==> flow/design.v <==
`timescale 1ns/1ns
module mux2x1( a, b, out, sel );
    input a, b, sel;
    output out;
    assign out = sel ? a : b;
endmodule
module mux2( sel, a, b, out );
    parameter bitwidth = 32 ;
    input  sel; 
    input  [bitwidth-1:0] a, b;
    output [bitwidth-1:0] out;
    assign out = sel ? a : b;
endmodule
module mux3( sel, a, b, c, out );
    parameter bitwidth = 32 ;
    input  [1:0]  sel; 
    input  [bitwidth-1:0] a, b, c;
    output [bitwidth-1:0] out;
    assign out = sel == 0 ? a : sel == 1 ? b : c;
endmodule
module add32(a, b, result);
    input  [31:0] a, b;
    output [31:0] result;
    assign result = a + b;
endmodule
module sign_extend( immed_in, ext_immed_out );
	input  [15:0] immed_in;
	output [31:0] ext_immed_out;
	assign ext_immed_out = { { 16{immed_in[15]} }, immed_in };
endmodule
module reg32(clk, rst, d_in, d_out );
    input  clk, rst;
    input  [31:0] d_in;
    output reg [31:0] d_out;
    always @(posedge clk) begin
        if (rst)
            d_out <= 32'b0;
      else 
            d_out <= d_in;
    end
endmodule
module ALU_Slice( a, b, cin, cout, inv, ctl, out );
    input a, b, cin, inv;
    input [2:0] ctl;
    output cout, out;
    wire and_out, or_out, fa_out;
    wire bx, e1, e2, e3;
    parameter ALU_add = 3'b010;
    parameter ALU_sub = 3'b110;
    parameter ALU_and = 3'b000;
    parameter ALU_or = 3'b001;
    parameter ALU_slt = 3'b111;
    and (and_out, a, b);
    or (or_out, a, b);
    xor (bx, b, inv);
    xor (e1, a, bx);
    and (e2, a, bx);
    and (e3, e1, cin);
    or (cout, e2, e3);
    xor (fa_out, e1, cin);
    assign out = ctl[1] ? fa_out : (ctl[0] ? or_out : and_out);
endmodule
`timescale 1ns/1ns
module Shifter( a, b, result );
    input [31:0] a, b;
    output [31:0] result;     
    wire[31:0] w[0:5];
    assign w[0] = a;
    genvar i, j;
    for( i = 0 ; i < 5 ; i = i + 1 ) begin
        for( j = 2**i-1 ; j >= 0 ; j = j - 1 )  
            mux2x1 mux( .a(1'b0), .b(w[i][j]), .out(w[i+1][j]), .sel(b[i]) );
        for( j = 2**i ; j < 32 ; j = j + 1 )
            mux2x1 mux( .a(w[i][j-2**i]), .b(w[i][j]), .out(w[i+1][j]), .sel(b[i]) );
    end
    assign result = w[5] ;  
endmodule
module ALU( ctl, a, b, result, zero );
    input [2:0]   ctl ;
    input [31:0]  a, b ;
    output [31:0] result ;
    output zero ;
    wire [31:0] c, ALUOut, ShifterOut;
    wire inv;
    parameter ALU_sll = 3'b011;
    parameter ALU_add = 3'b010;
    parameter ALU_sub = 3'b110;
    parameter ALU_and = 3'b000;
    parameter ALU_or = 3'b001;
    parameter ALU_slt = 3'b111;
    assign inv = (ctl == ALU_sub || ctl == ALU_slt);
    genvar i;
    ALU_Slice slice( .a(a[0]), .b(b[0]), .cin(inv), .cout(c[0]), .ctl(ctl), .out(ALUOut[0]), .inv(inv) );
    for(i = 1 ; i<32 ; i=i+1)
        ALU_Slice slice( .a(a[i]), .b(b[i]), .cin(c[i-1]), .cout(c[i]), .ctl(ctl), .out(ALUOut[i]), .inv(inv) );
    Shifter shifter( .a(a), .b(b), .result(ShifterOut) );
    assign result = ( ctl == ALU_sll ? ShifterOut :
                      ctl == ALU_slt ? {31'b0, ALUOut[31]} : ALUOut); 
    assign zero = (result == 32'b0);
endmodule
module alu_ctl(ALUOp, Funct, ALUOperation, DIVU, ALUSEL);
    input  [1:0] ALUOp;
    input  [5:0] Funct;
    output reg DIVU;
    output reg [1:0] ALUSEL;
    output reg [2:0] ALUOperation;
    parameter F_sll = 6'd0;
    parameter F_mfhi = 6'd10;
    parameter F_mflo = 6'd12;
    parameter F_divu = 6'd27;
    parameter F_add = 6'd32;
    parameter F_sub = 6'd34;
    parameter F_and = 6'd36;
    parameter F_or = 6'd37;
    parameter F_slt = 6'd42;
    parameter ALU_sll = 3'b011;
    parameter ALU_add = 3'b010;
    parameter ALU_sub = 3'b110;
    parameter ALU_and = 3'b000;
    parameter ALU_or = 3'b001;
    parameter ALU_slt = 3'b111;
    always @(*) begin
        ALUSEL = 2;
        DIVU = 1'b0;
        ALUOperation = ALU_and;
        case (ALUOp)
        2'b00 : ALUOperation = ALU_add;
        2'b01 : ALUOperation = ALU_sub;
        2'b11 : ALUOperation = ALU_or ;
        2'b10 : case (Funct)
                F_sll : ALUOperation = ALU_sll;
                F_add : ALUOperation = ALU_add;
                F_sub : ALUOperation = ALU_sub;
                F_and : ALUOperation = ALU_and;
                F_or : ALUOperation = ALU_or;
                F_slt : ALUOperation = ALU_slt;
                F_divu: DIVU = 1;
                F_mfhi: ALUSEL = 0;
                F_mflo: ALUSEL = 1;
                default : ALUOperation = ALU_and;
                endcase
        default ALUOperation = ALU_and;
        endcase
    end
endmodule
module control( opcode, RegDst, ALUSrc, MemtoReg, RegWrite, 
                MemRead, MemWrite, Branch, Jump, ALUOp, bne);
    input  [5:0] opcode;
    output reg RegDst, ALUSrc, MemtoReg, RegWrite, MemRead, MemWrite, Branch, Jump, bne;
    output reg [1:0] ALUOp;
    parameter R_FORMAT = 6'd0;
    parameter LW = 6'd35;
    parameter SW = 6'd43;
    parameter BEQ = 6'd4;
    parameter BNE = 6'd5;    
    parameter ORI = 6'd13;
	parameter J = 6'd2;
	parameter NOP = 6'd63;
    always @(*) begin
        case ( opcode )
            R_FORMAT : 
            begin
                RegDst = 1'b1; ALUSrc = 1'b0; MemtoReg = 1'b0; RegWrite = 1'b1; MemRead = 1'b0; 
                MemWrite = 1'b0; Branch = 1'b0; Jump = 1'b0; ALUOp = 2'b10; bne = 1'd0 ;
            end
            LW :
            begin
                RegDst = 1'b0; ALUSrc = 1'b1; MemtoReg = 1'b1; RegWrite = 1'b1; MemRead = 1'b1; 
                MemWrite = 1'b0; Branch = 1'b0; Jump = 1'b0; ALUOp = 2'b00; bne = 1'd0 ;
            end
            SW :
            begin
                RegDst = 1'b0; ALUSrc = 1'b1; MemtoReg = 1'b0; RegWrite = 1'b0; MemRead = 1'b0; 
                MemWrite = 1'b1; Branch = 1'b0; Jump = 1'b0; ALUOp = 2'b00; bne = 1'd0;
            end
            ORI :
            begin
                RegDst = 1'b0; ALUSrc = 1'b1; MemtoReg = 1'b0; RegWrite = 1'b1; MemRead = 1'b0; 
                MemWrite = 1'b0; Branch = 1'b0; Jump = 1'b0; ALUOp = 2'b11; bne = 1'd0;
            end
            BEQ :
            begin
                RegDst = 1'b0; ALUSrc = 1'b0; MemtoReg = 1'b0; RegWrite = 1'b0; MemRead = 1'b0; 
                MemWrite = 1'b0; Branch = 1'b1; Jump = 1'b0; ALUOp = 2'b01; bne = 1'd0;
            end
            BNE :
            begin
                RegDst = 1'b0; ALUSrc = 1'b0; MemtoReg = 1'b0; RegWrite = 1'b0; MemRead = 1'b0; 
                MemWrite = 1'b0; Branch = 1'b1; Jump = 1'b0; ALUOp = 2'b01; bne = 1'd1 ;
            end
            J :
            begin
                RegDst = 1'b0; ALUSrc = 1'b0; MemtoReg = 1'b0; RegWrite = 1'b0; MemRead = 1'b0; 
                MemWrite = 1'b0; Branch = 1'b0; Jump = 1'b1; ALUOp = 2'b01; bne = 1'd0 ;
            end
            NOP :
            begin
                RegDst=1'b0; ALUSrc=1'b0; MemtoReg=1'b0; RegWrite=1'b0; MemRead=1'b0; 
                MemWrite=1'b0; Branch=1'b0; Jump = 1'b0; ALUOp = 2'b00;  bne = 1'd0 ;
            end
            default
            begin
                RegDst=1'b0; ALUSrc=1'b0; MemtoReg=1'b0; RegWrite=1'b0; MemRead=1'b0; 
                MemWrite=1'b0; Branch=1'b0; Jump = 1'b0; ALUOp = 2'b00;  bne = 1'd0 ;
            end
        endcase
    end
endmodule
module Divider( clk, rst, a, b, result );
    input  clk, rst ;
    input  [31:0] a ;
    input  [31:0] b ;
    output [63:0] result ;
    reg [31:0] REM;
    reg [31:0] QUO;
    reg [31:0] div;
    reg [5:0]  counter;
    wire [32:0] part;
    wire [32:0] diff;
    assign part = {REM, QUO[31]};
    assign diff = part - {1'b0, div};
    always @( posedge clk ) begin
        if ( rst ) begin
            REM <= 32'd0;
            QUO <= a;
            div <= b;
            counter <= 6'd32;
        end
        else if ( counter != 6'd0 ) begin
            if ( part >= {1'b0, div} ) begin
                REM <= diff[31:0];
                QUO <= {QUO[30:0], 1'b1};
            end
            else begin
                REM <= part[31:0];
                QUO <= {QUO[30:0], 1'b0};
            end
            counter <= counter - 6'd1;
        end
    end
    assign result = {REM, QUO};
endmodule
module HiLo( clk, DivAns, HiOut, LoOut );
    input clk ;
    input [63:0] DivAns ;
    output [31:0] HiOut, LoOut ;
    reg [63:0] REM;
    always@( posedge clk )
        REM <= DivAns;
    assign HiOut = REM[63:32];
    assign LoOut = REM[31:0];
endmodule
module Hazard( clk, rst, stay, instr, instr_out );
    input clk, rst;
    input [31:0] instr;
    output [31:0] instr_out;
    output stay;
    reg [5:0] counter;
    reg [5:0] bubbles;
    wire [5:0] opcode;
    wire [5:0] funct;
    wire issue;
    assign opcode = instr[31:26];
    assign funct = instr[5:0];
    parameter instr_NOP = 32'hFC000000;
    always @(*) begin
        if (opcode == 6'd2 || opcode == 6'd4 || opcode == 6'd5)       
            bubbles = 6'd3;
        else if (opcode == 6'd0 && funct == 6'd27)                   
            bubbles = 6'd34;
        else if (opcode == 6'd0 || opcode == 6'd35 || opcode == 6'd13)  
            bubbles = 6'd3;
        else
            bubbles = 6'd0;
    end
    assign issue = (counter == 6'd0);
    assign instr_out = issue ? instr : instr_NOP;
    assign stay = ~issue;
    always @(posedge clk) begin
        if (rst)
            counter <= 6'd0;
        else if (issue)
            counter <= bubbles;
        else
            counter <= counter - 6'd1;
    end
endmodule
module reg_file(clk, RegWrite, RN1, RN2, WN, WD, RD1, RD2);
    input  clk, RegWrite;
    input  [4:0] RN1, RN2, WN;
    input  [31:0] WD;
    output [31:0] RD1, RD2; 
    wire[4:0] RN1, RN2;
    reg [31:0] RD1, RD2;
    reg [31:0] file_array[31:1];
    always @(*) begin
      RD1 = (RN1 == 5'd0) ? 32'd0 : file_array[RN1];
    end
    always @(*) begin
      RD2 = (RN2 == 5'd0) ? 32'd0 : file_array[RN2];
    end
    always @(posedge clk)
        if(RegWrite && WN != 0)
            file_array[WN] <= WD;
endmodule 
module reg_IF_ID( clk, rst, pc_incr, instr, pc_incr_out, instr_out );  
	input   clk, rst ;
	input  [31:0] pc_incr, instr;
    output reg [31:0] pc_incr_out, instr_out;
	always @(posedge clk)begin
		if (rst) begin
			pc_incr_out <= 32'd0;
			instr_out <= 32'd0;
		end
		else begin
			pc_incr_out <= pc_incr;
			instr_out <= instr;
		end
	end
endmodule
module reg_ID_EX( opcode, clk, rst, RegDst, ALUSrc, ALUOp, MemRead, MemWrite, Branch, MemtoReg, RegWrite, bne,
                  rfile_rd1, rfile_rd2, ext_immed, rt, rd, pc_incr,
                   opcode_out, RegDst_out, ALUSrc_out, ALUOp_out, MemRead_out, MemWrite_out, Branch_out, MemtoReg_out,RegWrite_out, bne_out,
                  rfile_rd1_out , rfile_rd2_out, ext_immed_out, rt_out, rd_out, pc_incr_out );
  input clk, rst, RegDst, ALUSrc, MemRead, MemWrite, Branch, MemtoReg, RegWrite, bne;
  input [1:0]  ALUOp;
  input [4:0]  rt, rd ;
  input [31:0] ext_immed, rfile_rd1, rfile_rd2, pc_incr ;  
  input[5:0] opcode;
  output reg [5:0] opcode_out;
  output reg RegDst_out, ALUSrc_out, MemRead_out, MemWrite_out, Branch_out, MemtoReg_out, RegWrite_out, bne_out;  
  output reg [1:0]  ALUOp_out;
  output reg [4:0] rt_out, rd_out ;
  output reg [31:0] ext_immed_out, rfile_rd1_out, rfile_rd2_out, pc_incr_out ;
    always @(posedge clk) begin
		if (rst) begin
			pc_incr_out <= 32'd0;
      opcode_out <= 6'd0;
            RegDst_out <= RegDst;
            ALUSrc_out <= 0;
            ALUOp_out <= 2'd0;
            MemWrite_out <=0;
            Branch_out <= 0;
            MemRead_out <= 0;
            MemtoReg_out <= 0;
            RegWrite_out <= 0;
            ext_immed_out <= 32;
            rt_out <= 5'd0;
            rd_out <= 5'd0;
            rfile_rd1_out <= 32'd0;
            rfile_rd2_out <= 32'd0;
            bne_out <= 1'd0;
		end
        else begin
  opcode_out <= opcode;
            RegDst_out <= RegDst;
            ALUSrc_out <= ALUSrc;
            ALUOp_out <= ALUOp;
            MemRead_out <= MemRead;
            MemWrite_out <= MemWrite;
            Branch_out <= Branch;
            MemtoReg_out <= MemtoReg;
            RegWrite_out <= RegWrite;
            ext_immed_out <= ext_immed;
            rt_out <= rt;
            rd_out <= rd;
            rfile_rd1_out <= rfile_rd1;
            rfile_rd2_out <= rfile_rd2;
            pc_incr_out <= pc_incr;  
            bne_out <= bne;
        end
	end
endmodule
module reg_EX_MEM( opcode, funct, clk,reset, 
                   RW, MtoR, MR, MW, Branch, bne,  
                   ext_immed, zero, aluANS, rd2, WN,b_tgt,   
                   opcode_out, funct_out, RW_out, MtoR_out, MR_out, MW_out, Branch_out, bne_out,  
                   ext_immed_out, zero_out, aluANS_out, rd2_out, WN_out, b_tgt_out );  
	input  clk,reset, bne;
	input RW, MtoR, MR, MW, Branch ;
  input[31:0] ext_immed, aluANS, rd2, b_tgt ;
  input[4:0] WN;
  input[5:0] funct, opcode ;
	input zero;
  output reg [5:0] funct_out, opcode_out ;
	output  RW_out, MtoR_out, MR_out, MW_out, Branch_out, bne_out;
    output[31:0] ext_immed_out, aluANS_out, rd2_out, b_tgt_out ;
    output[4:0] WN_out;
	output zero_out;
	reg  RW_out, MtoR_out, MR_out, MW_out, Branch_out;
	reg[31:0] ext_immed_out, aluANS_out, rd2_out, b_tgt_out;
  reg[4:0] WN_out;
  reg zero_out, bne_out ;  
    always @( posedge clk ) begin  
        opcode_out <= 5'd0;
        if(reset) begin
      funct_out <= 5'd0;
			ext_immed_out <=32'd0;
			zero_out <=1'd0;
			aluANS_out <=32'd0;
			rd2_out <=32'd0;
			WN_out <=5'd0;
			RW_out <=1'd0;
			MtoR_out <=1'd0;
			MR_out <=1'd0;
			MW_out <=1'd0;
            Branch_out <= 32'd0;
            bne_out <= 1'd0;
            b_tgt_out <= 1'd0;
		end
		else begin
      opcode_out <= opcode;
      funct_out <= funct;
			ext_immed_out<= ext_immed;
			zero_out<=zero;
			aluANS_out<=aluANS;
			rd2_out<=rd2;
			WN_out<=WN;
			RW_out<=RW;
			MtoR_out<=MtoR;
			MR_out<=MR;
			MW_out<=MW;
			Branch_out<=Branch;
            bne_out <= bne;
            b_tgt_out <= b_tgt;
		end
	end
endmodule
module reg_MEM_WB( opcode, funct, clk, rst, regWrite, memtoReg, dataMemrd, ALU_result, WN,
                   opcode_out, funct_out, regWrite_out, memtoReg_out, dataMemrd_out, ALU_result_out, WN_out) ;
    input clk, rst, regWrite, memtoReg ;
    input [4:0] WN;
    input [31:0] dataMemrd, ALU_result; 
  input[5:0] funct, opcode;
    output regWrite_out, memtoReg_out ;
    output [4:0] WN_out ;
    output [31:0] dataMemrd_out, ALU_result_out ;
  output reg [5:0] funct_out, opcode_out;
    reg  regWrite_out, memtoReg_out ;
    reg [4:0] WN_out ;
    reg [31:0] dataMemrd_out, ALU_result_out ;
    always@(posedge clk )begin
        if ( rst ) begin
          opcode_out <= 5'd0;
          funct_out <= 5'd0;
            regWrite_out <= 0;
            memtoReg_out <= 0; 
            dataMemrd_out <= 32'd0;
            ALU_result_out <= 32'd0;
            WN_out <= 5'd0;
        end 
        else begin
          opcode_out <= opcode;
            funct_out <= funct;
            regWrite_out <= regWrite;
            memtoReg_out <= memtoReg;
            dataMemrd_out <= dataMemrd;
            ALU_result_out <= ALU_result;
            WN_out <= WN;
        end
    end  
endmodule
    module mips_pipeline(clk, rst, imem_addr, imem_rdata, dmem_addr, dmem_wdata, dmem_we, dmem_rdata);
    input clk, rst;
    output [31:0] imem_addr;
    input  [31:0] imem_rdata;
    output [31:0] dmem_addr, dmem_wdata;
    output dmem_we;
    input  [31:0] dmem_rdata;
    wire [31:0] pc, pc_incr, ID_pc_incr, pc_next, dmem_rdata_w, jump_addr, branch_addr, wd;
    wire [31:0] instr, ID_instr, IF_instr;
    wire [31:0] alu_b, b_tgt, EX_b_tgt;
    wire RegWrite, Branch, PCSrc, RegDst, MemtoReg, MemRead, MemWrite, ALUSrc, Zero, Jump, bne, ID_RegWrite;
    wire [1:0] ALUOp;
    wire [2:0] Operation;
    reg32 PC( .clk(clk), .rst(rst), .d_in(pc_next), .d_out(pc) );
    wire stay;
    wire[31:0] pc_add;
    assign imem_addr = pc;
    assign IF_instr = imem_rdata;
    Hazard hazard( .clk(clk), .rst(rst), .stay(stay), .instr(IF_instr), .instr_out(instr) );
    add32 PCADD( .a(pc), .b(32'd4), .result(pc_incr) );  
    mux2 #(32) STMUX( .sel(stay), .a(pc), .b(pc_incr), .out(pc_add) );
    mux2 #(32) PCMUX( .sel(PCSrc), .a(b_tgt), .b(pc_add), .out(branch_addr) );
    mux2 #(32) JMUX( .sel(Jump), .a(jump_addr), .b(branch_addr), .out(pc_next) );
      reg_IF_ID REG_IF_ID( .clk(clk), .rst(rst), .pc_incr(pc_incr), .instr(instr), .pc_incr_out(ID_pc_incr),   .instr_out(ID_instr));
    wire [1:0] EX_ALUOp;
    wire [5:0] opcode;
    wire [4:0] rs, rt, rd, wn;
    wire [15:0] immed;
    wire [25:0] jumpoffset;
    wire [31:0] ext_immed, EX_pc_incr, EX_instr;
    wire [31:0] rd1, rd2;
    wire ID_MemWrite, EX_RegDst, EX_ALUSrc, EX_MemRead, EX_MemWrite, EX_Branch, EX_MemtoReg, EX_RegWrite;
    assign opcode = ID_instr[31:26];
    assign rs = ID_instr[25:21];
    assign rt = ID_instr[20:16];
    assign rd = ID_instr[15:11];
    assign immed = ID_instr[15:0];
    assign jumpoffset = ID_instr[25:0];
    assign jump_addr = { ID_pc_incr[31:28], jumpoffset, 2'b00 };
    sign_extend SignExtend( .immed_in(immed), .ext_immed_out(ext_immed) );
	reg_file RegFile( .clk(clk), .RegWrite(RegWrite), .RN1(rs), .RN2(rt), .WN(wn), 
					  .WD(wd), .RD1(rd1), .RD2(rd2) );
    control CTL(.opcode(opcode), .RegDst(RegDst), .ALUSrc(ALUSrc), .MemtoReg(MemtoReg), 
                .RegWrite(ID_RegWrite), .MemRead(MemRead), .MemWrite(ID_MemWrite), .Branch(Branch), 
              .Jump(Jump), .ALUOp(ALUOp), .bne(bne));
      wire [5:0] EX_opcode;
    wire EX_bne;
    wire [4:0]  EX_wn, EX_rd, EX_rt;
    wire [31:0] EX_ext_immed, EX_rd1, EX_rd2;
      reg_ID_EX REG_ID_EX(.opcode(opcode), .clk(clk), .rst(rst), .RegDst(RegDst), .ALUSrc(ALUSrc), .ALUOp(ALUOp), .MemRead(MemRead), .MemWrite(ID_MemWrite), .Branch(Branch), .MemtoReg(MemtoReg), .RegWrite(ID_RegWrite), .bne(bne), .rfile_rd1(rd1), .rfile_rd2(rd2), .ext_immed(ext_immed), .rt(rt), .rd(rd), .pc_incr(ID_pc_incr),
                         .opcode_out(EX_opcode),.RegDst_out(EX_RegDst), .ALUSrc_out(EX_ALUSrc), .ALUOp_out(EX_ALUOp), 
                         .MemRead_out(EX_MemRead), .MemWrite_out(EX_MemWrite), .Branch_out(EX_Branch),     
                         .MemtoReg_out(EX_MemtoReg),.RegWrite_out(EX_RegWrite), 
                        .bne_out(EX_bne) , .rfile_rd1_out(EX_rd1), .rfile_rd2_out(EX_rd2),   .ext_immed_out(EX_ext_immed), 
                         .rt_out(EX_rt), .rd_out(EX_rd), .pc_incr_out(EX_pc_incr) );
    wire MEM_zero, MEM_bne, DIVU ;
    wire [1:0] ALUSEL;
    wire [5:0] MEM_funct, funct, MEM_opcode;
    wire [4:0] MEM_shamt, shamt, MEM_wn;
    wire [31:0] MEM_ext_immed, MEM_pc_incr, MEM_instr;  
    wire [31:0] MEM_rd1, MEM_rd2, MEM_aluANS, MEM_result ;  
    wire MEM_RegDst, MEM_ALUSrc, MEM_MemRead, MEM_MemWrite, MEM_Branch, MEM_MemtoReg;
    wire [63:0] div_out ;
    wire [31:0] hi, lo, alu_out;
    wire [31:0] result, b_offset; 
    assign funct = EX_ext_immed[5:0]; 
    assign shamt = EX_ext_immed[10:6];
    assign b_offset = EX_ext_immed << 2;  
      add32 BRADD( .a(EX_pc_incr), .b(b_offset), .result(EX_b_tgt) ); 
    mux2 #(32) ALUMUX( .sel(EX_ALUSrc), .a(EX_ext_immed), .b(EX_rd2), .out(alu_b) );  
    alu_ctl ALUCTL( .ALUOp(EX_ALUOp), .Funct(funct), .ALUOperation(Operation), .DIVU(DIVU), .ALUSEL(ALUSEL) );  
    Divider divider( .clk(clk), .rst(DIVU), .a(EX_rd1), .b(EX_rd2), .result(div_out) );
    HiLo HILO( .clk(clk), .DivAns(div_out), .HiOut(hi), .LoOut(lo) );
      ALU alu( .ctl(Operation), .a(EX_rd1), .b(alu_b), .result(alu_out), .zero(Zero)); 
      mux3 ALURMUX( .sel(ALUSEL), .a(hi), .b(lo), .c(alu_out), .out(result) );     
      mux2 #(5)  RFMUX( .sel(EX_RegDst), .a(EX_rd), .b(EX_rt), .out(EX_wn) );  
      reg_EX_MEM REG_EX_MEM( .opcode(EX_opcode), .funct(funct),  .clk (clk) , .reset(rst), .RW(EX_RegWrite), .MtoR(EX_MemtoReg), .MR(EX_MemRead), .MW(EX_MemWrite),.Branch(EX_Branch), .bne(EX_bne), .ext_immed(EX_ext_immed), .zero(Zero), .rd2(EX_rd2), .WN(EX_wn), .aluANS(result), .b_tgt(EX_b_tgt), 
                            .opcode_out(MEM_opcode), .funct_out(MEM_funct), .RW_out(MEM_RegWrite), .MtoR_out(MEM_MemtoReg), .MR_out(MEM_MemRead), .MW_out(MEM_MemWrite), .Branch_out(MEM_Branch), .bne_out(MEM_bne),                       .ext_immed_out(MEM_ext_immed), .zero_out(MEM_zero), .aluANS_out(MEM_result), .rd2_out(MEM_rd2), .WN_out(MEM_wn), .b_tgt_out(b_tgt) ) ;
    wire[5:0]  WB_opcode;
    wire[31:0] WB_dataMemrd, WB_result;
    wire WB_Branch, WB_MemtoReg, MEM_cmp;
    wire [4:0] MUX;
      wire [5:0] WB_funct;
    xor (MEM_cmp, MEM_bne, MEM_zero);
    and BRAND(PCSrc, MEM_cmp, MEM_Branch);
      assign dmem_addr = MEM_result;
      assign dmem_wdata = MEM_rd2;
      assign dmem_we = MEM_MemWrite;
      assign dmem_rdata_w = dmem_rdata;
      reg_MEM_WB REG_MEM_WB( .opcode(MEM_opcode), .funct(MEM_funct), .clk(clk), .rst(rst), .regWrite(MEM_RegWrite), .memtoReg(MEM_MemtoReg), .dataMemrd(dmem_rdata_w), .ALU_result(MEM_result), .WN(MEM_wn), .opcode_out(WB_opcode), .funct_out(WB_funct), .regWrite_out(RegWrite), .memtoReg_out(WB_MemtoReg), .dataMemrd_out(WB_dataMemrd), .ALU_result_out(WB_result), .WN_out(wn) ) ;
    mux2 #(32) WRMUX(  .sel(WB_MemtoReg), .a(WB_dataMemrd), .b(WB_result), .out(wd) );  
endmodule
==> flow/run.sh <==
#!/bin/bash
# the make line also repeats each setting of config.mk as NAME=value (left out here)
make -C /OpenROAD-flow-scripts/flow DESIGN_CONFIG=/design/flow/config.mk WORK_HOME=/design/flow/orfs CLKGATE_MAP_FILE= finish
==> flow/config.mk <==
export PLATFORM = sky130hd
export DESIGN_NAME = mips_pipeline
export DESIGN_NICKNAME = mips_pipeline
export VERILOG_FILES = /design/flow/design.v
export SDC_FILE = /design/flow/constraint.sdc
export NUM_CORES = 4
export LEC_CHECK = 0
export CAP_MARGIN = 20
export CELL_PAD_IN_SITES_GLOBAL_PLACEMENT = 1
export CORE_ASPECT_RATIO = 1.41
export CORE_MARGIN = 7
export CORE_UTILIZATION = 55
export MIN_ROUTING_LAYER = met1
export PLACE_DENSITY = 0.6
export SLEW_MARGIN = 5
==> flow/constraint.sdc <==
create_clock -name core_clock -period 17.5 [get_ports {clk}]
set_input_delay 3.5000 -clock core_clock [delete_from_list [all_inputs] [get_ports {clk}]]
set_output_delay 3.5000 -clock core_clock [all_outputs]
set_load 0.01 [all_outputs]
==> results of run 1 <==
==> per-layer routing <==
layer / GRT usage (%) / wire length [microns]
met5: 0 / 7
met4: 13.7 / 11000
met2: 55.5 / 116000
met3: 4.52 / 14000
met1: 38.6 / 84200
==> final cells by class <==
type / instances / area share [%]
inverter: 85 / 0.401
multi-input combinational: 3246 / 35.2
timing repair buffer: 272 / 3.13
antenna: 3 / 0.00936
clock inverter: 80 / 0.897
clock buffer: 205 / 5.54
sequential: 1565 / 52.3
tap: 1659 / 2.59
==> through the flow <==
stage                     worst slack [ns]  hold slack [ns]
after floorplan                       1.85            0.348
after global placement                1.21            0.353
after detailed placement              1.06            0.353
after CTS                            0.962            0.367
after global routing                 0.430            0.380
final                                0.949            0.368
==> Changelog: implementation, run 1 <==
### Implementation results

* Site row count at 156
* Sequential Power Share at 42.3%
* Post-synth top cells: edfxtp_1 (1056), dfxtp_1 (509), nor2_1 (490)
* Worst r2r src: REG_ID_EX.ext_immed_out[4]$_SDFF_PP0_
* Cell area after synthesis at 0.0715 sq mm
* Most area-hungry cell type in the Yosys netlist: edfxtp_1
* Clock transition at path regs at 0.06 ns
* Die X at 318 microns
* MaxCap Viol Count at 0
* Worst setup path class: flip-flop to flip-flop
* Setup TNS at 0 ns
* CTS tree: yes
* Final wirelength at 225000 microns
* Top pwr grp: registers
* Ys flops at 1565
* Worst setup SP type: flip-flop
* CP peak stage delay at 0.63 ns
* Hold violation total from the final report at 0
* Simple-gate portion of the synthesized area at 8.02%
* Min Tclk post-route at 16.55 ns
* Endpoint class of the critical path: flip-flop
* 1st-iter DRT viols at 4155
* Hold buffer count at CTS at 0
* Final GP Congestion at 0.929
* Syn nets at 5419
* Yosys cell types at 81
* Main area contributors: edfxtp_1 (44%), dfxtp_1 (14%), mux4_2 (13%)
* First-pass GRT wire length at 325000 microns
* Final nets at 5491
* Area reported by Yosys stat at 0.0715 sq mm
* Comb area leader: multiplexers
* Post-Synth AOI/OAI Area at 8.32%
* Xor and xnor area share after synthesis at 1.48%
* Ys flop type: edfxtp_1
* Clk_skew at 0.0228 ns
* Top delay family on crit path: adder cells
* Async set-reset flop share out of synthesis at 0%
* Maximum VDD drop at 124 uV
* Reg2Reg Capture Point: REG_EX_MEM.zero_out$_SDFF_PP0_
* Yosys cell count at 5253
* Cell with the most instances after synthesis: edfxtp_1
* Tcrit/Tclk final at 94.6%
* Synth top area share at 44.3%
* Combinational fraction of design power at 28.2%
* CP Launch Point: REG_ID_EX.ext_immed_out[4]$_SDFF_PP0_
* IO Pins at 163
* Die area at 0.140 sq mm
* Dpl hpwl at 147000 microns
* Outcome: timing/DRC/antenna clean
* Mapped Avg Cell Area at 13.6 sq um
* Min-Delay Path Depth at 0
* Hold WC Path Type: flip-flop to flip-flop
* Hold Crit Endpoint: HILO.REM[12]$_DFF_P_
* Vias in the first global route at 47000
* Pins over their slew limit at 0
* Setup crit end: REG_EX_MEM.zero_out$_SDFF_PP0_
* Combinational Power at 0.00326 W
* Switching Share at 33.0%
* Post-synthesis cell count at 5253
* Power density over cell area at 144 mW/mm^2
* Die height at 442 microns
* P_seq at 0.00489 W
* Cell area after layout at 0.0802 sq mm
* Post-CTS sizing at 0
* Required @ worst endpoint at 18.23 ns
* Hold Crit Start: divider.QUO[12]$_DFFE_PP_
* Placed cell count at 6826
* Post-route ant nets at 0
* Sequential Area at 0.0419 sq mm
* Logic area at 0.0282 sq mm
* Achievable Freq at 60.4 MHz
* RSZ-0062 raised after global routing: no
* Clock Tree Root: clkbuf_16
* Clock network fraction of total power at 29.5%
* Floorplan utilization at 55.6%
* Reg2Reg Depth at 42
* CTS buffer count at 155
* Num Clock Sinks at 1565
* Reg2reg setup slack at 0.95 ns
* Yosys adder share at 2.37%
* Fillers at 9835
* Slowest-stage cell, CP: nor4b_2
* Lkg Pwr at 26.9 nW
* Worst Path Buf+Inv at 2
* Final core occ at 62.4%
* Mux share at 18.8%
* Worst skew pair latency at 0.80 ns
* Internal Power at 0.00774 W
* DRT Pass-1 Iters at 5
* Port-buffer cells at 162
* Overall power at 0.0116 W
* Total global routing overflow at 0
* Tool warnings at 44
* Final setup vio count at 0
* Post-synth seq share at 58.6%
* Setup Buffers After CTS at 0
* Area added between synthesis and finish at 12.2%
* DP Area at 0.0750 sq mm
* Area of the core at 0.129 sq mm
* Drt via density at 6.57
* Via Count at 46800
* Actual slew at the worst max-slew pin at 1.26 ns
* H-tree levels at 4
* Routed len/inst at 31.7 microns
* WP data arrival at 17.28 ns
* Initial antenna violation count at 8
* Post-route DRC at 0
* Sw power at 0.00382 W
* Post-synth EDFFs at 1056
* WP depth at 42
* Clock-net power at 0.00341 W
* Largest net degree at the start of global routing at 160
* Total track usage at 31.4%
* Relative max-transition margin at 15.2%
* Longest Clk Path Bufs at 3
* Syn. warnings at 13
* Crit Path Max Fanout at 10
* Most common cell on crit path: fa_1
* Final Instance Count excl. Fillers at 7115
==> run 2: changes to the inputs <==
- CELL_PAD_IN_SITES_GLOBAL_PLACEMENT: 1 -> not set
- CORE_ASPECT_RATIO: 1.41 -> not set
- CORE_MARGIN: 7 -> 2
- CORE_UTILIZATION: 55 -> 72
- CTS_CLUSTER_SIZE: not set -> 25
- MIN_ROUTING_LAYER: met1 -> not set
- PLACE_DENSITY: 0.6 -> not set
- PLACE_DENSITY_LB_ADDON: not set -> 0.0
- SETUP_SLACK_MARGIN: not set -> 2.53
- SLEW_MARGIN: 5 -> 20
- clock period: 17.5 -> 8.51 ns (I/O delays scaled with it)
==> Changelog: implementation, run 2 <==
### Implementation results

* Reg2Reg Depth at 40
* Port-buffer cells at 162
* Final Instance Count excl. Fillers at 6790
* Mux share at 18.8%
* Placed cell count at 6510
* Sw power at 0.00806 W
* Xor and xnor area share after synthesis at 1.48%
* Post-route ant nets at 0
* Clock transition at path regs at 0.06 ns
* Final wirelength at 227000 microns
* Setup ws final at -4.52 ns
* Syn nets at 5419
* Required @ worst endpoint at 9.14 ns
* Comb area leader: multiplexers
* Final GP Congestion at 0.983
* Total global routing overflow at 0
* Slowest-stage cell, CP: fa_2
* Min-Delay Path Depth at 0
* IO Pins at 163
* Via Count at 50000
* DP Area at 0.0752 sq mm
* P_seq at 0.0100 W
* Final nets at 5547
* Vias in the first global route at 50000
* CTS tree: yes
* Top delay family on crit path: adder cells
* Worst r2r src: REG_ID_EX.ext_immed_out[4]$_SDFF_PP0_
* Worst setup path class: flip-flop to flip-flop
* Cell area after layout at 0.0805 sq mm
* Yosys cell types at 81
* Ys flops at 1565
* Site row count at 115
* Mapped Avg Cell Area at 13.6 sq um
* Initial antenna violation count at 8
* CP Launch Point: REG_ID_EX.ext_immed_out[4]$_SDFF_PP0_
* Floorplan utilization at 72.7%
* Fillers at 5051
* Tool warnings at 36
* Simple-gate portion of the synthesized area at 8.02%
* Worst Path Buf+Inv at 0
* Dpl hpwl at 134000 microns
* Worst skew pair latency at 0.81 ns
* Cell with the most instances after synthesis: edfxtp_1
* Outcome: complete, but fails checks
* Sequential Power Share at 41.3%
* Hold Crit Endpoint: HILO.REM[18]$_DFF_P_
* Post-synth top cells: edfxtp_1 (1056), dfxtp_1 (509), nor2_1 (490)
* Internal Power at 0.0161 W
* RSZ-0062 raised after global routing: yes
* Final setup vio count at 15
* Num Clock Sinks at 1565
* Most area-hungry cell type in the Yosys netlist: edfxtp_1
* 1st-iter DRT viols at 7246
* Reg2reg setup slack at -4.52 ns
* Area reported by Yosys stat at 0.0715 sq mm
* Die height at 319 microns
* Area of the core at 0.0984 sq mm
* Hold violation total from the final report at 0
* Crit Path Max Fanout at 4
* Synth top area share at 44.3%
* WP depth at 40
* Post-synthesis cell count at 5253
* Die area at 0.102 sq mm
* Routed len/inst at 33.4 microns
* Setup crit end: REG_EX_MEM.aluANS_out[31]$_SDFF_PP0_
* Switching Share at 33.3%
* Yosys cell count at 5253
* Clock network fraction of total power at 29.0%
* Layout check faults: negative setup slack
* Ys flop type: edfxtp_1
* Main area contributors: edfxtp_1 (44%), dfxtp_1 (14%), mux4_2 (13%)
* Lkg Pwr at 27.1 nW
* Combinational fraction of design power at 29.7%
* Hold WC Path Type: flip-flop to flip-flop
* Total track usage at 44.6%
* Most common cell on crit path: fa_2
* Post-synth EDFFs at 1056
* Post-route DRC at 0
* H-tree levels at 4
* CP peak stage delay at 0.39 ns
* Hold buffer count at CTS at 0
* Tcrit/Tclk final at 153%
* Async set-reset flop share out of synthesis at 0%
* Post-synth seq share at 58.6%
* Hold Crit Start: divider.QUO[18]$_DFFE_PP_
* Min Tclk post-route at 13.03 ns
* Syn. warnings at 13
* Largest net degree at the start of global routing at 124
* Clk_skew at 0.0360 ns
* Endpoint class of the critical path: flip-flop
* CTS buffer count at 153
* Final core occ at 81.8%
* Maximum VDD drop at 301 uV
* Combinational Power at 0.00718 W
* Power density over cell area at 300 mW/mm^2
* WP data arrival at 13.65 ns
* First-pass GRT wire length at 329000 microns
* Yosys adder share at 2.37%
* Clock-net power at 0.00702 W
* Cell area after synthesis at 0.0715 sq mm
* Reg2Reg Capture Point: REG_EX_MEM.aluANS_out[31]$_SDFF_PP0_
* Achievable Freq at 76.8 MHz
* Top pwr grp: registers
* Relative max-transition margin at 13.8%
* Drt via density at 7.36
* Longest Clk Path Bufs at 3
* Actual slew at the worst max-slew pin at 1.28 ns
* DRT Pass-1 Iters at 6
* Clock Tree Root: clkbuf_16
* Area added between synthesis and finish at 12.6%
* Pins over their slew limit at 0
* Worst setup SP type: flip-flop
* Post-Synth AOI/OAI Area at 8.32%
* Die X at 319 microns
* MaxCap Viol Count at 0
[run 2: layout make-up]
cell class / instances / area [sq um] / share of cell area, %
diodes: 3 / 7.51 / 0.00932
clock buffers: 213 / 4400 / 5.47
clock inverters: 61 / 686 / 0.851
inverters: 85 / 322 / 0.399
multi-input cells: 3246 / 28600 / 35.5
flip-flops and latches: 1565 / 41900 / 52.1
well taps: 1287 / 1610 / 2.00
repair buffers: 330 / 2960 / 3.67
[run 2: stage by stage]
stage,hold slack (ns),setup TNS [ns],total power (W),worst slack (ns)
after floorplan,0.348,-35.03,0.0143,-4.20
after global placement,0.350,-37.38,0.0168,-4.34
after detailed placement,0.355,-38.91,0.0169,-4.47
after CTS,0.369,-39.01,0.0239,-4.49
after global routing,0.380,-42.84,0.0249,-4.79
final,0.371,-39.95,0.0242,-4.52
[run 2: metal layers]
metal | track usage (%) | vias to the layer above | routed length [microns]
li1 | - | 20300 | -
met1 | 56.3 | 24300 | 74000
met2 | 67.5 | 4253 | 103000
met3 | 13.6 | 1112 | 32200
met4 | 29.4 | 6 | 17400
met5 | 0 | - | 35
[run 2: timing repair]
action | 4_1_cts | 5_1_grt
buffers inserted | 1 | 1
resized | 19 | 16
pin swaps | 5 | 7
endpoints found under the setup margin | 22 | 23
endpoints found under the hold margin | 0 | 0
==> run 3: changes to the inputs <==
- CAP_MARGIN: 20 -> 35
- CTS_CLUSTER_SIZE: 25 -> 58
- PLACE_DENSITY: not set -> 0.64
- PLACE_DENSITY_LB_ADDON: 0.0 -> not set
- SETUP_SLACK_MARGIN: 2.53 -> -0.38
- SLEW_MARGIN: 20 -> 10
- clock period: 8.51 -> 8.1 ns (I/O delays scaled with it)
==> Changelog: implementation, run 3 <==
### Implementation results

* Outcome: complete, but fails checks
* Layout check faults: negative setup slack
* Yosys adder share at 2.37%
* Tool warnings at 47
* Syn nets at 5419
* Post-synthesis cell count at 5253
* Yosys cell types at 81
* Area of the core at 0.0984 sq mm
* Die area at 0.102 sq mm
* Relative max-transition margin at 26.3%
* Min-Delay Path Depth at 0
* Final setup vio count at 17
* Cell with the most instances after synthesis: edfxtp_1
* Worst skew pair latency at 0.83 ns
* Cell area after layout at 0.0808 sq mm
* Mapped Avg Cell Area at 13.6 sq um
* Worst setup path class: flip-flop to flip-flop
* Routed len/inst at 33.6 microns
* CP peak stage delay at 0.40 ns
* Combinational Power at 0.00761 W
* Most area-hungry cell type in the Yosys netlist: edfxtp_1
* Drt via density at 7.40
* P_seq at 0.0105 W
* Setup ws final at -5.16 ns
* Clk_skew at 0.0609 ns
* Slowest-stage cell, CP: fa_2
* Clock transition at path regs at 0.07 ns
* Main area contributors: edfxtp_1 (44%), dfxtp_1 (14%), mux4_2 (13%)
* Largest net degree at the start of global routing at 111
* IO Pins at 163
* Mux share at 18.8%
* WP data arrival at 13.98 ns
* Tcrit/Tclk final at 164%
* Longest Clk Path Bufs at 3
* Sw power at 0.00863 W
* CTS buffer count at 156
* Num Clock Sinks at 1565
* DRT Pass-1 Iters at 8
* CP Launch Point: REG_ID_EX.ext_immed_out[2]$_SDFF_PP0_
* Worst setup SP type: flip-flop
* Pins over their slew limit at 0
* Actual slew at the worst max-slew pin at 1.10 ns
* Most common cell on crit path: fa_2
* Crit Path Max Fanout at 4
* Hold violation total from the final report at 0
* Sequential Power Share at 41.3%
* Setup crit end: REG_EX_MEM.zero_out$_SDFF_PP0_
* Reg2Reg Capture Point: REG_EX_MEM.zero_out$_SDFF_PP0_
* Die height at 319 microns
* Internal Power at 0.0169 W
* Clock-net power at 0.00737 W
* RSZ-0062 raised after global routing: yes
* Post-route ant nets at 0
* Cell area after synthesis at 0.0715 sq mm
* Initial antenna violation count at 14
* Top pwr grp: registers
* Syn. warnings at 13
* Switching Share at 33.8%
* Top delay family on crit path: adder cells
* H-tree levels at 4
* Hold Crit Start: divider.QUO[4]$_DFFE_PP_
* Final GP Congestion at 0.998
* Reg2Reg Depth at 40
* Total track usage at 45.1%
* Post-synth top cells: edfxtp_1 (1056), dfxtp_1 (509), nor2_1 (490)
* Total global routing overflow at 0
* First-pass GRT wire length at 332000 microns
* Achievable Freq at 75.4 MHz
* Simple-gate portion of the synthesized area at 8.02%
* Combinational fraction of design power at 29.8%
* Hold Crit Endpoint: HILO.REM[4]$_DFF_P_
* Fillers at 4983
* Post-Synth AOI/OAI Area at 8.32%
* Ys flops at 1565
* CTS tree: yes
* Min Tclk post-route at 13.26 ns
* Post-route DRC at 0
* Lkg Pwr at 27.3 nW
* Power density over cell area at 316 mW/mm^2
* Synth top area share at 44.3%
* Yosys cell count at 5253
* Clock Tree Root: clkbuf_16
* Final nets at 5586
* Site row count at 115
* Port-buffer cells at 162
* Worst r2r src: REG_ID_EX.ext_immed_out[2]$_SDFF_PP0_
* Ys flop type: edfxtp_1
* Post-synth seq share at 58.6%
* Vias in the first global route at 50900
* Dpl hpwl at 136000 microns
* Worst Path Buf+Inv at 0
* DP Area at 0.0755 sq mm
* Xor and xnor area share after synthesis at 1.48%
* Clock network fraction of total power at 28.9%
* Post-synth EDFFs at 1056
* Async set-reset flop share out of synthesis at 0%
* 1st-iter DRT viols at 7990
* Comb area leader: multiplexers
* Endpoint class of the critical path: flip-flop
* Area added between synthesis and finish at 13.0%
* Hold WC Path Type: flip-flop to flip-flop
* Area reported by Yosys stat at 0.0715 sq mm
* Required @ worst endpoint at 8.82 ns
* WP depth at 40
* Reg2reg setup slack at -5.16 ns
* Final wirelength at 230000 microns
* MaxCap Viol Count at 0
* Setup WS pre-CTS at -4.95 ns
* Via Count at 50600
* Maximum VDD drop at 364 uV
* Floorplan utilization at 72.7%
* Die X at 319 microns
[run 3: timing repair]
action / CTS / global route
hold endpoints to repair: 0 / 0
cloned: 0 / 0
resized: 15 / 13
hold buffers: 0 / 0
pin swaps: 5 / 11
buffers inserted: 3 / 3
endpoints found under the setup margin: 15 / 16
[run 3: final cells by class]
type / instances / area [sq um] / share of cell area, %
multi-input cells: 3246 / 28500 / 35.3
repair buffers: 366 / 3350 / 4.14
clock inverters: 93 / 920 / 1.14
clock buffers: 196 / 4170 / 5.16
well taps: 1287 / 1610 / 1.99
flip-flops and latches: 1565 / 41900 / 51.9
inverters: 85 / 322 / 0.398
diodes: 4 / 10.0 / 0.0124
[run 3: metrics by stage]
| stage | power [W] | cells | hold slack [ns] | setup TNS, ns | utilization (%) |
|---|---|---|---|---|---|
| 5_1_grt | 0.0262 | 6838 | 0.373 | -51.51 | 82.1 |
| 3_5_place_dp | 0.0178 | 6537 | 0.353 | -45.48 | 76.7 |
| 3_3_place_gp | 0.0177 | 6520 | 0.352 | -44.11 | 76.4 |
| 6_report | 0.0255 | 6842 | 0.367 | -47.97 | 82.1 |
| 4_1_cts | 0.0251 | 6827 | 0.365 | -46.48 | 81.9 |
| 2_1_floorplan | 0.0150 | 5253 | 0.348 | -41.07 | - |
[run 3: routing by layer]
metal | GRT usage (%) | share of wire, % | vias up
met5 | 0 | 0.045 | -
met4 | 28.5 | 7.6 | 16
met3 | 13.2 | 14 | 1176
met2 | 69.3 | 46 | 4436
met1 | 56.6 | 32 | 24500
li1 | - | - | 20400
==> run 4: changes to the inputs <==
- CAP_MARGIN: 35 -> 30
- CELL_PAD_IN_SITES_DETAIL_PLACEMENT: not set -> 2
- CORE_MARGIN: 2 -> 7
- CORE_UTILIZATION: 72 -> 56
- CTS_CLUSTER_DIAMETER: not set -> 245
- CTS_CLUSTER_SIZE: 58 -> 31
- HOLD_SLACK_MARGIN: not set -> -0.09
- PLACE_DENSITY: 0.64 -> not set
- SETUP_SLACK_MARGIN: -0.38 -> 0.95
- SLEW_MARGIN: 10 -> 25
- TNS_END_PERCENT: not set -> 95
- clock period: 8.1 -> 9.53 ns (I/O delays scaled with it)
==> Changelog: implementation, run 4 <==
### Metrics

* Outcome: aborted with a tool error
* Failed at: clock tree synthesis (4_1_cts)
* Log Error: [ERROR DPL-0033] detailed placement checks failed during check placement.
* Final GP Congestion at 0.927
* Xor and xnor area share after synthesis at 1.48%
* Cell with the most instances after synthesis: edfxtp_1
* Post-synthesis cell count at 5253
* Floorplan utilization at 56.7%
* Cell area after synthesis at 0.0715 sq mm
* Ys flop type: edfxtp_1
* Die area at 0.138 sq mm
* Ys flops at 1565
* Post-Synth AOI/OAI Area at 8.32%
* Area reported by Yosys stat at 0.0715 sq mm
* Dpl hpwl at 190000 microns
* Port-buffer cells at 162
* Setup WS pre-CTS at -3.99 ns
* Yosys cell types at 81
* Synth top area share at 44.3%
* Syn. warnings at 13
* Post-synth EDFFs at 1056
* Area of the core at 0.126 sq mm
* Post-synth top cells: edfxtp_1 (1056), dfxtp_1 (509), nor2_1 (490)
* IO Pins at 163
* Async set-reset flop share out of synthesis at 0%
* Yosys cell count at 5253
* Post-synth seq share at 58.6%
* Mapped Avg Cell Area at 13.6 sq um
* Die height at 371 microns
* Yosys adder share at 2.37%
* Site row count at 130
* Die X at 371 microns
* Syn nets at 5419
* Main area contributors: edfxtp_1 (44%), dfxtp_1 (14%), mux4_2 (13%)
* Mux share at 18.8%
* Comb area leader: multiplexers
* Most area-hungry cell type in the Yosys netlist: edfxtp_1
* Simple-gate portion of the synthesized area at 8.02%
-- run 4: per-stage QoR --
stage / area (sq um) / instances / hold WS (ns) / power [W]
3_3_place_gp: 75600 / 6868 / 0.353 / 0.0152
2_1_floorplan: 71700 / 5253 / 0.348 / 0.0128
3_5_place_dp: 75600 / 6873 / 0.366 / 0.0158
==> run 5: changes to the inputs <==
- CAP_MARGIN: 30 -> 20
- CELL_PAD_IN_SITES_DETAIL_PLACEMENT: 2 -> not set
- CORE_MARGIN: 7 -> 2
- CORE_UTILIZATION: 56 -> 67
- CTS_CLUSTER_DIAMETER: 245 -> not set
- CTS_CLUSTER_SIZE: 31 -> 86
- HOLD_SLACK_MARGIN: -0.09 -> not set
- SETUP_SLACK_MARGIN: 0.95 -> not set
- SLEW_MARGIN: 25 -> 20
- TNS_END_PERCENT: 95 -> not set
- clock period: 9.53 -> 11.1 ns (I/O delays scaled with it)
==> Changelog: implementation, run 5 <==
### Implementation results

* Worst r2r src: REG_ID_EX.ext_immed_out[4]$_SDFF_PP0_
* First-pass GRT wire length at 314000 microns
* P_seq at 0.00768 W
* Required @ worst endpoint at 11.80 ns
* Die X at 331 microns
* Post-synthesis cell count at 5253
* CTS tree: yes
* Tcrit/Tclk final at 117%
* Crit Path Max Fanout at 4
* Die height at 331 microns
* Area of the core at 0.106 sq mm
* Actual slew at the worst max-slew pin at 1.25 ns
* Xor and xnor area share after synthesis at 1.48%
* Min Tclk post-route at 13.01 ns
* Simple-gate portion of the synthesized area at 8.02%
* DRT Pass-1 Iters at 7
* Final setup vio count at 8
* Clock-net power at 0.00524 W
* Yosys cell types at 81
* Syn nets at 5419
* Vias in the first global route at 47200
* Num Clock Sinks at 1565
* Drt via density at 6.99
* Initial antenna violation count at 7
* Relative max-transition margin at 16.1%
* Setup crit end: REG_EX_MEM.zero_out$_SDFF_PP0_
* Tool warnings at 44
* Hold violation total from the final report at 0
* Ys flop type: edfxtp_1
* Async set-reset flop share out of synthesis at 0%
* Sequential Power Share at 42.2%
* WP depth at 40
* Via Count at 48000
* Final Instance Count excl. Fillers at 6871
* Routed len/inst at 31.6 microns
* Longest Clk Path Bufs at 3
* Lkg Pwr at 26.9 nW
* CP peak stage delay at 0.39 ns
* Combinational Power at 0.00529 W
* Achievable Freq at 76.9 MHz
* Most area-hungry cell type in the Yosys netlist: edfxtp_1
* Power density over cell area at 227 mW/mm^2
* Final nets at 5521
* Reg2Reg Depth at 40
* Internal Power at 0.0122 W
* Hold buffer count at CTS at 0
* Total global routing overflow at 0
* Placed cell count at 6586
* Post-synth top cells: edfxtp_1 (1056), dfxtp_1 (509), nor2_1 (490)
* Port-buffer cells at 162
* Pins over their slew limit at 0
* Clock transition at path regs at 0.07 ns
* MaxCap Viol Count at 0
* Largest net degree at the start of global routing at 137
* Post-route DRC at 0
* H-tree levels at 4
* Outcome: complete, but fails checks
* Post-synth seq share at 58.6%
* CP Launch Point: REG_ID_EX.ext_immed_out[4]$_SDFF_PP0_
* Worst setup path class: flip-flop to flip-flop
* CTS buffer count at 156
* Worst setup SP type: flip-flop
* Final wirelength at 217000 microns
* Area reported by Yosys stat at 0.0715 sq mm
* Worst Path Buf+Inv at 0
* Clock Tree Root: clkbuf_16
* Post-synth EDFFs at 1056
* Hold WC Path Type: flip-flop to flip-flop
* Most common cell on crit path: fa_2
* Hold Crit Start: divider.QUO[22]$_DFFE_PP_
* Top pwr grp: registers
* Reg2Reg Capture Point: REG_EX_MEM.zero_out$_SDFF_PP0_
* Top delay family on crit path: adder cells
* Hold Crit Endpoint: HILO.REM[22]$_DFF_P_
* Dpl hpwl at 133000 microns
* Combinational fraction of design power at 29.0%
* Comb area leader: multiplexers
* Setup TNS at -9.74 ns
* Switching Share at 33.0%
* Clk_skew at 0.0234 ns
* WP data arrival at 13.71 ns
* Maximum VDD drop at 180 uV
* Setup ws final at -1.91 ns
* Floorplan utilization at 67.7%
* Cell with the most instances after synthesis: edfxtp_1
* Layout check faults: negative setup slack
* Cell area after synthesis at 0.0715 sq mm
* Final GP Congestion at 0.977
* Main area contributors: edfxtp_1 (44%), dfxtp_1 (14%), mux4_2 (13%)
* Yosys cell count at 5253
* Total track usage at 40.1%
* Reg2reg setup slack at -1.91 ns
* Min-Delay Path Depth at 0
* Mapped Avg Cell Area at 13.6 sq um
* Die area at 0.109 sq mm
* Area added between synthesis and finish at 12.2%
* Slowest-stage cell, CP: fa_2
* Worst skew pair latency at 0.78 ns
* Fillers at 6457
* Synth top area share at 44.3%
* Syn. warnings at 13
* Post-Synth AOI/OAI Area at 8.32%
* Yosys adder share at 2.37%
* Mux share at 18.8%
* Clock network fraction of total power at 28.8%
* IO Pins at 163
* Endpoint class of the critical path: flip-flop
* Site row count at 119
* 1st-iter DRT viols at 6339
* Sw power at 0.00600 W
* RSZ-0062 raised after global routing: yes
* Post-route ant nets at 0
* Ys flops at 1565
==> run 5: cell type report <==
type	instances	area (sq um)	area share, %
Antenna cell	1	2.50	0.00312
Multi-Input combinational cell	3246	28400	35.4
Inverter	85	322	0.401
Timing Repair Buffer	301	2740	3.41
Clock buffer	215	4480	5.58
Tap cell	1391	1740	2.17
Sequential cell	1565	41900	52.3
Clock inverter	67	557	0.694
==> run 5: metrics by stage <==
stage	hold WS (ns)	cell area (sq um)	setup slack (ns)	total power (W)	utilization, %
detailed placement	0.354	75100	-1.97	0.0129	71.1
global placement	0.353	75100	-1.86	0.0128	71.1
finish	0.367	80200	-1.91	0.0182	76.0
global route	0.372	80200	-2.19	0.0188	76.0
floorplan	0.348	71700	-1.61	0.0109	-
CTS	0.367	80100	-1.95	0.0181	75.9
==> run 5: repair_timing <==
| action | CTS | global route |
|---|---|---|
| setup endpoints to repair | 8 | 9 |
| gates cloned | 0 | 0 |
| hold endpoints to repair | 0 | 0 |
| resized | 5 | 9 |
| pin swaps | 8 | 8 |
| setup buffers | 1 | 2 |
==> run 5: metal layers <==
| metal | global-route usage [%] | part of all wire (%) | routed length, microns | vias to the layer above |
|---|---|---|---|---|
| li1 | - | - | - | 20300 |
| met3 | 8.47 | 11 | 24600 | 705 |
| met1 | 53.9 | 36 | 78600 | 23800 |
| met5 | 0 | 0.011 | 24 | - |
| met4 | 19.1 | 5.3 | 11500 | 4 |
| met2 | 63.1 | 47 | 103000 | 3180 |
==> run 6: changes to the inputs <==
- CAP_MARGIN: 20 -> 15
- CELL_PAD_IN_SITES_DETAIL_PLACEMENT: not set -> 2
- CELL_PAD_IN_SITES_GLOBAL_PLACEMENT: not set -> 2
- CORE_MARGIN: 2 -> 8
- CORE_UTILIZATION: 67 -> 19
- CTS_CLUSTER_DIAMETER: not set -> 263
- CTS_CLUSTER_SIZE: 86 -> not set
- GPL_ROUTABILITY_DRIVEN: not set -> 0
- GPL_TIMING_DRIVEN: not set -> 1
- HOLD_SLACK_MARGIN: not set -> 0.21
- MAX_ROUTING_LAYER: not set -> met4
- PLACE_DENSITY_LB_ADDON: not set -> 0.17
- SETUP_SLACK_MARGIN: not set -> -0.5
- clock period: 11.1 -> 11.7 ns (I/O delays scaled with it)
==> Changelog: implementation, run 6 <==
### Implementation results

* Outcome: complete, but fails checks
* Layout check faults: negative setup slack
* Final setup vio count at 7
* Num Clock Sinks at 1565
* Endpoint class of the critical path: flip-flop
* Via Count at 47300
* Final core occ at 23.0%
* Post-synthesis cell count at 5253
* CTS tree: yes
* Area of the core at 0.375 sq mm
* Sequential Power Share at 38.8%
* Top pwr grp: registers
* Drt via density at 4.47
* Relative max-transition margin at 18.0%
* Post-synth top cells: edfxtp_1 (1056), dfxtp_1 (509), nor2_1 (490)
* DRT Pass-1 Iters at 5
* Routed len/inst at 29.8 microns
* Floorplan utilization at 19.1%
* Combinational Power at 0.00544 W
* RSZ-0062 raised after global routing: yes
* Hold WC Path Type: flip-flop to flip-flop
* Ys flop type: edfxtp_1
* Final nets at 5582
* Hold Crit Start: divider.QUO[20]$_DFFE_PP_
* Post-synth EDFFs at 1056
* Hold buffer count at CTS at 0
* Crit Path Max Fanout at 3
* Worst setup path class: flip-flop to flip-flop
* Cell area after synthesis at 0.0715 sq mm
* Tcrit/Tclk final at 113%
* 1st-iter DRT viols at 2672
* Top delay family on crit path: adder cells
* Port-buffer cells at 162
* Total track usage at 15.9%
* Syn nets at 5419
* Comb area leader: multiplexers
* Yosys cell count at 5253
* Area added between synthesis and finish at 20.7%
* Longest Clk Path Bufs at 4
* Most area-hungry cell type in the Yosys netlist: edfxtp_1
* Clock network fraction of total power at 32.5%
* Clock transition at path regs at 0.06 ns
* Xor and xnor area share after synthesis at 1.48%
* Cell with the most instances after synthesis: edfxtp_1
* Ys flops at 1565
* Switching Share at 35.0%
* Most common cell on crit path: fa_2
* Simple-gate portion of the synthesized area at 8.02%
* WP depth at 40
* Setup ws final at -1.55 ns
* Min-Delay Path Depth at 0
* Main area contributors: edfxtp_1 (44%), dfxtp_1 (14%), mux4_2 (13%)
* Worst setup SP type: flip-flop
* Synth top area share at 44.3%
* Worst r2r src: REG_ID_EX.ext_immed_out[4]$_SDFF_PP0_
* Post-route ant nets at 0
* Hold violation total from the final report at 0
* Dpl hpwl at 200000 microns
* Achievable Freq at 75.4 MHz
* Mapped Avg Cell Area at 13.6 sq um
* CP Launch Point: REG_ID_EX.ext_immed_out[4]$_SDFF_PP0_
* Pins over their slew limit at 0
* Vias in the first global route at 52200
* Maximum VDD drop at 112 uV
* Die X at 629 microns
* MaxCap Viol Count at 0
* Yosys adder share at 2.37%
* Required @ worst endpoint at 12.52 ns
* Sw power at 0.00663 W
* Clk_skew at 0.0331 ns
* Worst hold margin at 0.368 ns
* Reg2Reg Depth at 40
* Mux share at 18.8%
* Post-synth seq share at 58.6%
* Die height at 629 microns
* Final wirelength at 315000 microns
* Worst skew pair latency at 0.88 ns
* Slowest-stage cell, CP: fa_2
* WP data arrival at 14.08 ns
* Cell area after layout at 0.0863 sq mm
* First-pass GRT wire length at 437000 microns
* Total global routing overflow at 0
* Overall power at 0.0190 W
* Post-Synth AOI/OAI Area at 8.32%
* Min Tclk post-route at 13.25 ns
* Hold Crit Endpoint: HILO.REM[20]$_DFF_P_
* Area reported by Yosys stat at 0.0715 sq mm
* CP peak stage delay at 0.38 ns
* Internal Power at 0.0123 W
* P_seq at 0.00737 W
* IO Pins at 163
* Power density over cell area at 220 mW/mm^2
* Site row count at 225
* Tool warnings at 35
* Lkg Pwr at 27.7 nW
* Initial antenna violation count at 21
* Reg2reg setup slack at -1.55 ns
* Yosys cell types at 81
* Post-route DRC at 0
* Worst Path Buf+Inv at 1
* Setup crit end: REG_EX_MEM.zero_out$_SDFF_PP0_
* Syn. warnings at 13
* Reg2Reg Capture Point: REG_EX_MEM.zero_out$_SDFF_PP0_
* Setup WS pre-CTS at -1.72 ns
* H-tree levels at 4
* Clock-net power at 0.00616 W
* Die area at 0.396 sq mm
* CTS buffer count at 195
* Combinational fraction of design power at 28.7%
* Clock Tree Root: clkbuf_16
* Largest net degree at the start of global routing at 134
* Actual slew at the worst max-slew pin at 1.22 ns
* Async set-reset flop share out of synthesis at 0%
* DP Area at 0.0798 sq mm
-- run 6: per-stage QoR --
step,setup TNS (ns),instances
after floorplan,-3.53,5253
after global placement,-6.87,10200
after detailed placement,-6.76,10200
after CTS,-6.38,10600
after global routing,-8.54,10600
final,-6.39,10600
-- run 6: area by class of cell --
type | instances | area [sq um]
Timing Repair Buffer | 323 | 2950
Tap cell | 4994 | 6250
Multi-Input combinational cell | 3246 | 28400
Clock inverter | 86 | 781
Sequential cell | 1565 | 41900
Clock buffer | 272 | 5610
Inverter | 85 | 322
Fill cell | 40400 | 289000
Antenna cell | 18 | 45.0
-- run 6: routing by layer --
metal	vias to the layer above	GRT usage [%]	share of wire, %
met4	0	3.70	2.5
met2	745	27.3	50
met5	-	-	0
met3	372	1.63	2.6
met1	25700	20.2	45
li1	20500	-	-
-- run 6: timing repair --
item,in CTS,in global routing
gates resized,11,5
setup endpoints to repair,5,6
pin swaps,8,3
buffers inserted,2,2
==> run 7: changes to the inputs <==
- CAP_MARGIN: 15 -> 20
- CELL_PAD_IN_SITES_DETAIL_PLACEMENT: 2 -> not set
- CELL_PAD_IN_SITES_GLOBAL_PLACEMENT: 2 -> not set
- CORE_MARGIN: 8 -> 10
- CORE_UTILIZATION: 19 -> 52
- CTS_CLUSTER_DIAMETER: 263 -> not set
- CTS_CLUSTER_SIZE: not set -> 86
- GPL_ROUTABILITY_DRIVEN: 0 -> not set
- HOLD_SLACK_MARGIN: 0.21 -> not set
- PLACE_DENSITY_LB_ADDON: 0.17 -> 0.14
- SETUP_SLACK_MARGIN: -0.5 -> -0.57
- clock period: 11.7 -> 8.22 ns (I/O delays scaled with it)
==> Changelog: implementation, run 7 <==
### Implementation results

* Post-synth top cells: edfxtp_1 (1056), dfxtp_1 (509), nor2_1 (490)
* Yosys cell types at 81
* Syn. warnings at 13
* CTS tree: yes
* Floorplan utilization at 52.2%
* Pins over their slew limit at 0
* Vias in the first global route at 46500
* First-pass GRT wire length at 324000 microns
* Longest Clk Path Bufs at 3
* Clock Tree Root: clkbuf_16
* Comb area leader: multiplexers
* Combinational fraction of design power at 29.1%
* Hold WC Path Type: flip-flop to flip-flop
* Clock-net power at 0.00752 W
* Switching Share at 33.0%
* Required @ worst endpoint at 8.95 ns
* Combinational Power at 0.00732 W
* Area added between synthesis and finish at 14.0%
* Achievable Freq at 76.7 MHz
* Actual slew at the worst max-slew pin at 1.18 ns
* Xor and xnor area share after synthesis at 1.48%
* Power density over cell area at 309 mW/mm^2
* Min Tclk post-route at 13.04 ns
* Hold buffer count at CTS at 0
* Synth top area share at 44.3%
* Initial antenna violation count at 8
* Via Count at 47400
* Mux share at 18.8%
* Slowest-stage cell, CP: fa_2
* Min-Delay Path Depth at 0
* Final setup vio count at 16
* Die area at 0.153 sq mm
* Total track usage at 29.9%
* Endpoint class of the critical path: flip-flop
* Maximum VDD drop at 191 uV
* Clk_skew at 0.0281 ns
* Layout check faults: negative setup slack
* Hold violation total from the final report at 0
* Post-synthesis cell count at 5253
* Cell with the most instances after synthesis: edfxtp_1
* Top pwr grp: registers
* CP peak stage delay at 0.39 ns
* Internal Power at 0.0169 W
* Dpl hpwl at 138000 microns
* H-tree levels at 4
* Final GP Congestion at 0.970
* Mapped Avg Cell Area at 13.6 sq um
* RSZ-0062 raised after global routing: yes
* DRT Pass-1 Iters at 6
* Main area contributors: edfxtp_1 (44%), dfxtp_1 (14%), mux4_2 (13%)
* CTS buffer count at 165
* Tcrit/Tclk final at 159%
* Setup WS pre-CTS at -4.73 ns
* Async set-reset flop share out of synthesis at 0%
* Final wirelength at 224000 microns
* Post-route DRC at 0
* Worst skew pair latency at 0.80 ns
* Reg2Reg Capture Point: REG_EX_MEM.zero_out$_SDFF_PP0_
* Most common cell on crit path: fa_2
* Sequential Power Share at 41.1%
* Worst Path Buf+Inv at 0
* P_seq at 0.0104 W
* Hold Crit Start: divider.QUO[16]$_DFFE_PP_
* Simple-gate portion of the synthesized area at 8.02%
* Area reported by Yosys stat at 0.0715 sq mm
* Port-buffer cells at 162
* CP Launch Point: REG_ID_EX.ext_immed_out[4]$_SDFF_PP0_
* Yosys adder share at 2.37%
* Placed cell count at 7027
* Drt via density at 6.46
* Lkg Pwr at 27.3 nW
* Cell area after synthesis at 0.0715 sq mm
* Worst setup SP type: flip-flop
* Sw power at 0.00830 W
* Setup ws final at -4.82 ns
* Die X at 391 microns
* Num Clock Sinks at 1565
* Most area-hungry cell type in the Yosys netlist: edfxtp_1
* Final Instance Count excl. Fillers at 7338
* Relative max-transition margin at 20.6%
* 1st-iter DRT viols at 5021
* Post-synth seq share at 58.6%
* Site row count at 136
* Tool warnings at 45
* Yosys cell count at 5253
* Total global routing overflow at 0
* Outcome: complete, but fails checks
* Clock network fraction of total power at 29.9%
* Area of the core at 0.137 sq mm
* Clock transition at path regs at 0.07 ns
* Crit Path Max Fanout at 3
* Routed len/inst at 30.5 microns
* Syn nets at 5419
* WP depth at 40
* Post-Synth AOI/OAI Area at 8.32%
* Die height at 391 microns
* MaxCap Viol Count at 0
* Post-route ant nets at 0
* Largest net degree at the start of global routing at 143
* Hold Crit Endpoint: HILO.REM[16]$_DFF_P_
* Worst r2r src: REG_ID_EX.ext_immed_out[4]$_SDFF_PP0_
* Post-synth EDFFs at 1056
* Final nets at 5567
* Reg2Reg Depth at 40
* WP data arrival at 13.78 ns
* Worst setup path class: flip-flop to flip-flop
* Reg2reg setup slack at -4.82 ns
* Ys flop type: edfxtp_1
* Ys flops at 1565
* Top delay family on crit path: adder cells
* Setup crit end: REG_EX_MEM.zero_out$_SDFF_PP0_
* IO Pins at 163
==> run 7: metal layers <==
layer | GRT usage (%) | vias up | share of wire (%) | wire, microns
met3 | 5.01 | 445 | 8.4 | 18900
met5 | - | - | 0 | 0
met2 | 46.9 | 2335 | 48 | 107000
met1 | 39.5 | 24200 | 40 | 90100
li1 | - | 20400 | - | -
met4 | 10.4 | 0 | 3.7 | 8280
==> run 7: what timing repair did <==
item,CTS,global route
gates resized,17,10
buffers inserted,4,1
pin swaps,7,9
setup endpoints to repair,14,15
==> run 7: final cells by class <==
class	count	area (sq um)
timing repair buffer	338	3030
inverter	85	322
clock buffer	217	4570
clock inverter	90	858
tap	1794	2240
multi-input combinational	3246	28500
antenna	3	7.51
fill	10600	55500
sequential	1565	41900
==> run 7: per-stage QoR <==
step / TNS, ns / hold slack [ns] / utilization (%) / cell area (sq um) / power, W
finish: -43.11 / 0.363 / 59.5 / 81500 / 0.0252
global placement: -41.74 / 0.352 / 55.4 / 75900 / 0.0176
detailed placement: -42.90 / 0.354 / 55.4 / 75900 / 0.0176
global route: -47.15 / 0.367 / 59.5 / 81500 / 0.0262
floorplan: -39.27 / 0.348 / - / 71700 / 0.0148
CTS: -42.69 / 0.363 / 59.4 / 81400 / 0.0252
Power and IR drop assume default switching activity.
